==> build 17: inputs <==
Design kosarka, start of the top module:
module kosarka(
      input clk,                                            
      input rst,                                            
      input b0,b1,b2,b3,                                    
      input p0,p1,p2,                                       
      output a,b,c,d,e,f,g,dp,                              
      output [3:0] an                                       
    );
==> flow/config.mk <==
export PLATFORM = sky130hd
export DESIGN_NAME = kosarka
export DESIGN_NICKNAME = kosarka
export VERILOG_FILES = /design/flow/design.v
export SDC_FILE = /design/flow/constraint.sdc
export NUM_CORES = 4
export LEC_CHECK = 0
export CAP_MARGIN = 20
export CORE_MARGIN = 8
export CORE_UTILIZATION = 51
export HOLD_SLACK_MARGIN = 0.29
export PLACE_DENSITY_LB_ADDON = 0.26
export SLEW_MARGIN = 5
==> flow/constraint.sdc <==
create_clock -name core_clock -period 10.0 [get_ports {clk}]
set_input_delay 2.0000 -clock core_clock [delete_from_list [all_inputs] [get_ports {clk}]]
set_output_delay 2.0000 -clock core_clock [all_outputs]
set_load 0.01 [all_outputs]
run.sh (not shown) runs the stock make flow with config.mk's settings and CLKGATE_MAP_FILE=.
==> trial 8: changes against build 17 <==
==> flow/config.mk (replaced) <==
export PLATFORM = sky130hd
export DESIGN_NAME = kosarka
export DESIGN_NICKNAME = kosarka
export VERILOG_FILES = /design/flow/design.v
export SDC_FILE = /design/flow/constraint.sdc
export NUM_CORES = 4
export LEC_CHECK = 0
export ABC_AREA = 1
export CAP_MARGIN = 20
export CORE_MARGIN = 2
export CORE_UTILIZATION = 72
export CTS_CLUSTER_DIAMETER = 28
export CTS_CLUSTER_SIZE = 15
export GPL_ROUTABILITY_DRIVEN = 0
export PLACE_DENSITY_LB_ADDON = 0.07
export SETUP_SLACK_MARGIN = 1.15
export SLEW_MARGIN = 20
==> flow/constraint.sdc (replaced) <==
create_clock -name core_clock -period 3.99 [get_ports {clk}]
set_input_delay 0.7980 -clock core_clock [delete_from_list [all_inputs] [get_ports {clk}]]
set_output_delay 0.7980 -clock core_clock [all_outputs]
set_load 0.01 [all_outputs]
==> trial 33: changes against build 17 <==
==> flow/config.mk (replaced) <==
export PLATFORM = sky130hd
export DESIGN_NAME = kosarka
export DESIGN_NICKNAME = kosarka
export VERILOG_FILES = /design/flow/design.v
export SDC_FILE = /design/flow/constraint.sdc
export NUM_CORES = 4
export LEC_CHECK = 0
export CAP_MARGIN = 20
export CORE_MARGIN = 2
export CORE_UTILIZATION = 40
export SLEW_MARGIN = 20
==> flow/constraint.sdc (replaced) <==
create_clock -name core_clock -period 7.18 [get_ports {clk}]
set_input_delay 1.4360 -clock core_clock [delete_from_list [all_inputs] [get_ports {clk}]]
set_output_delay 1.4360 -clock core_clock [all_outputs]
set_load 0.01 [all_outputs]
==> notes <==
Build 17 produced a clean layout. Trial 33 ran to the end with no violations. Trial 8 finished with timing, DRC and antenna clean. Between build 17 and trial 8, the lower clock skew is in build 17 (gap 0.021 ns). The highest cell count belongs to trial 8, the lowest to build 17. Non-clock buffer count, lowest first: build 17, trial 33, trial 8. In build 17 the sequential share of layout area is higher than in trial 8, by 5.7 points. The highest worst setup slack belongs to build 17, the lowest to trial 8. Worst hold slack, highest first: trial 8, build 17, trial 33. Synthesized cell count is the same in build 17 and trial 33. Sequential cell count is the same in build 17 and trial 8. Global-route usage: trial 33 is lower than trial 8 (23 points).
==> figures <==
metric                                                                     trial 8     build 17     trial 33
Post-detailed-route via-to-cell ratio                                         7.15         5.59         5.25
Run status                                                timing/DRC/antenna clean  timing/DRC/antenna clean  timing/DRC/antenna clean
Die Outline Area                                                        0.0172 mm²   0.0281 mm²   0.0307 mm²
Number of antenna violations at the first check in global routing                4            0            1
Sequential fraction of design power                                          37.6%        49.4%        44.6%
Clk power                                                                0.00343 W   0.000818 W    0.00143 W
Clock buffer count from CTS                                                     40           23           26
Multi-input gate share of total cell area                                    40.8%        48.2%        46.8%
Comb gate area                                                         0.00609 mm²  0.00616 mm²  0.00616 mm²
Area of all sequential standard cells                                  0.00509 mm²  0.00508 mm²  0.00508 mm²
DR iter-0 viols                                                              2,397          489          487
Yosys cell count                                                             1,475        1,303        1,303
HP Start                                                           bcd_vremeB.i[0]     stanjeB0     stanjeB3
Detailed-placement wirelength estimate                                     19.6 mm      16.2 mm      16.8 mm
And-or/or-and share of the synthesized area                                  11.9%        12.3%        12.3%
Reported net switching power                                             0.00179 W   0.000464 W   0.000699 W
Vertical die dimension                                                      131 µm       168 µm       175 µm
Routed met2 length                                                         19.6 mm      10.9 mm      11.4 mm
Clock tree skew after final layout                                       0.0281 ns   0.00707 ns    0.0201 ns

========
==> inputs of v24 <==
kosarka again, from the RTL that the note above started with.
export LEC_CHECK = 0
export ABC_AREA = 0
export CAP_MARGIN = 30
export CELL_PAD_IN_SITES_DETAIL_PLACEMENT = 2
export CELL_PAD_IN_SITES_GLOBAL_PLACEMENT = 3
export CORE_MARGIN = 2
export CORE_UTILIZATION = 21
export CTS_CLUSTER_SIZE = 20
export GPL_ROUTABILITY_DRIVEN = 1
export HOLD_SLACK_MARGIN = 0.01
export MIN_ROUTING_LAYER = met2
export PLACE_DENSITY_LB_ADDON = 0.04
export SLEW_MARGIN = 25
export TNS_END_PERCENT = 15
create_clock -name core_clock -period 7.27 [get_ports {clk}]
==> v35: changes against v24 <==
- ABC_AREA: 0 -> 1
- CAP_MARGIN: 30 -> 20
- CELL_PAD_IN_SITES_DETAIL_PLACEMENT: 2 -> not set
- CELL_PAD_IN_SITES_GLOBAL_PLACEMENT: 3 -> not set
- CORE_UTILIZATION: 21 -> 70
- CTS_CLUSTER_DIAMETER: not set -> 251
- CTS_CLUSTER_SIZE: 20 -> not set
- GPL_ROUTABILITY_DRIVEN: 1 -> not set
- HOLD_SLACK_MARGIN: 0.01 -> not set
- MIN_ROUTING_LAYER: met2 -> not set
- PLACE_DENSITY_LB_ADDON: 0.04 -> 0.15
- SLEW_MARGIN: 25 -> 20
- TNS_END_PERCENT: 15 -> not set
==> flow/constraint.sdc (replaced) <==
create_clock -name core_clock -period 4.19 [get_ports {clk}]
set_input_delay 0.8380 -clock core_clock [delete_from_list [all_inputs] [get_ports {clk}]]
set_output_delay 0.8380 -clock core_clock [all_outputs]
set_load 0.01 [all_outputs]
==> reports/results.ini <==
[status]
status = timing/DRC/antenna clean

[cells_and_area]
finish.utilization_pct = 79.96
layout.cells.non_filler = 1787

[place]
preCtsSetupSlack_ns = -0.3190

[timing]
relSlewSlack_pct = 38.81
whs_ns = 0.4493
min_period_over_period_pct = 92.96

[yosys]
yosys-top-cells-area = sky130_fd_sc_hd__edfxtp_1 (24%), sky130_fd_sc_hd__dfxtp_1 (20%), sky130_fd_sc_hd__nand2_1 (10%), sky130_fd_sc_hd__inv_1 (6.9%), sky130_fd_sc_hd__ha_1 (5.5%)

(the above is from v35)
==> reports/results.ini <==
[cells_and_area]
finish.utilization_pct = 24.84
layout.cells.non_filler = 2082

[timing]
worstMarginPinSlew_ns = 0.8362
min_period_over_period_pct = 80.00
whs_ns = 0.4551
relSlewSlack_pct = 44.14

[place]
preCtsSetupSlack_ns = 0.8859

[detailed_routing]
detailedRoute.firstIterationViolations = 933

[floorplan]
placeableCoreArea_um2 = 55090

[status]
status = timing/DRC/antenna clean

[setup_path]
worst_setup_path_startpoint = p1

[yosys]
yosys-top-cells-area = sky130_fd_sc_hd__edfxtp_1 (24%), sky130_fd_sc_hd__dfxtp_1 (20%), sky130_fd_sc_hd__nand2_1 (5.6%), sky130_fd_sc_hd__ha_1 (5.4%), sky130_fd_sc_hd__nor2_1 (4.9%)

[global_route]
grt.busiest_layer = met3

(the above is from v24)
Power is estimated from default activity; no workload was simulated.
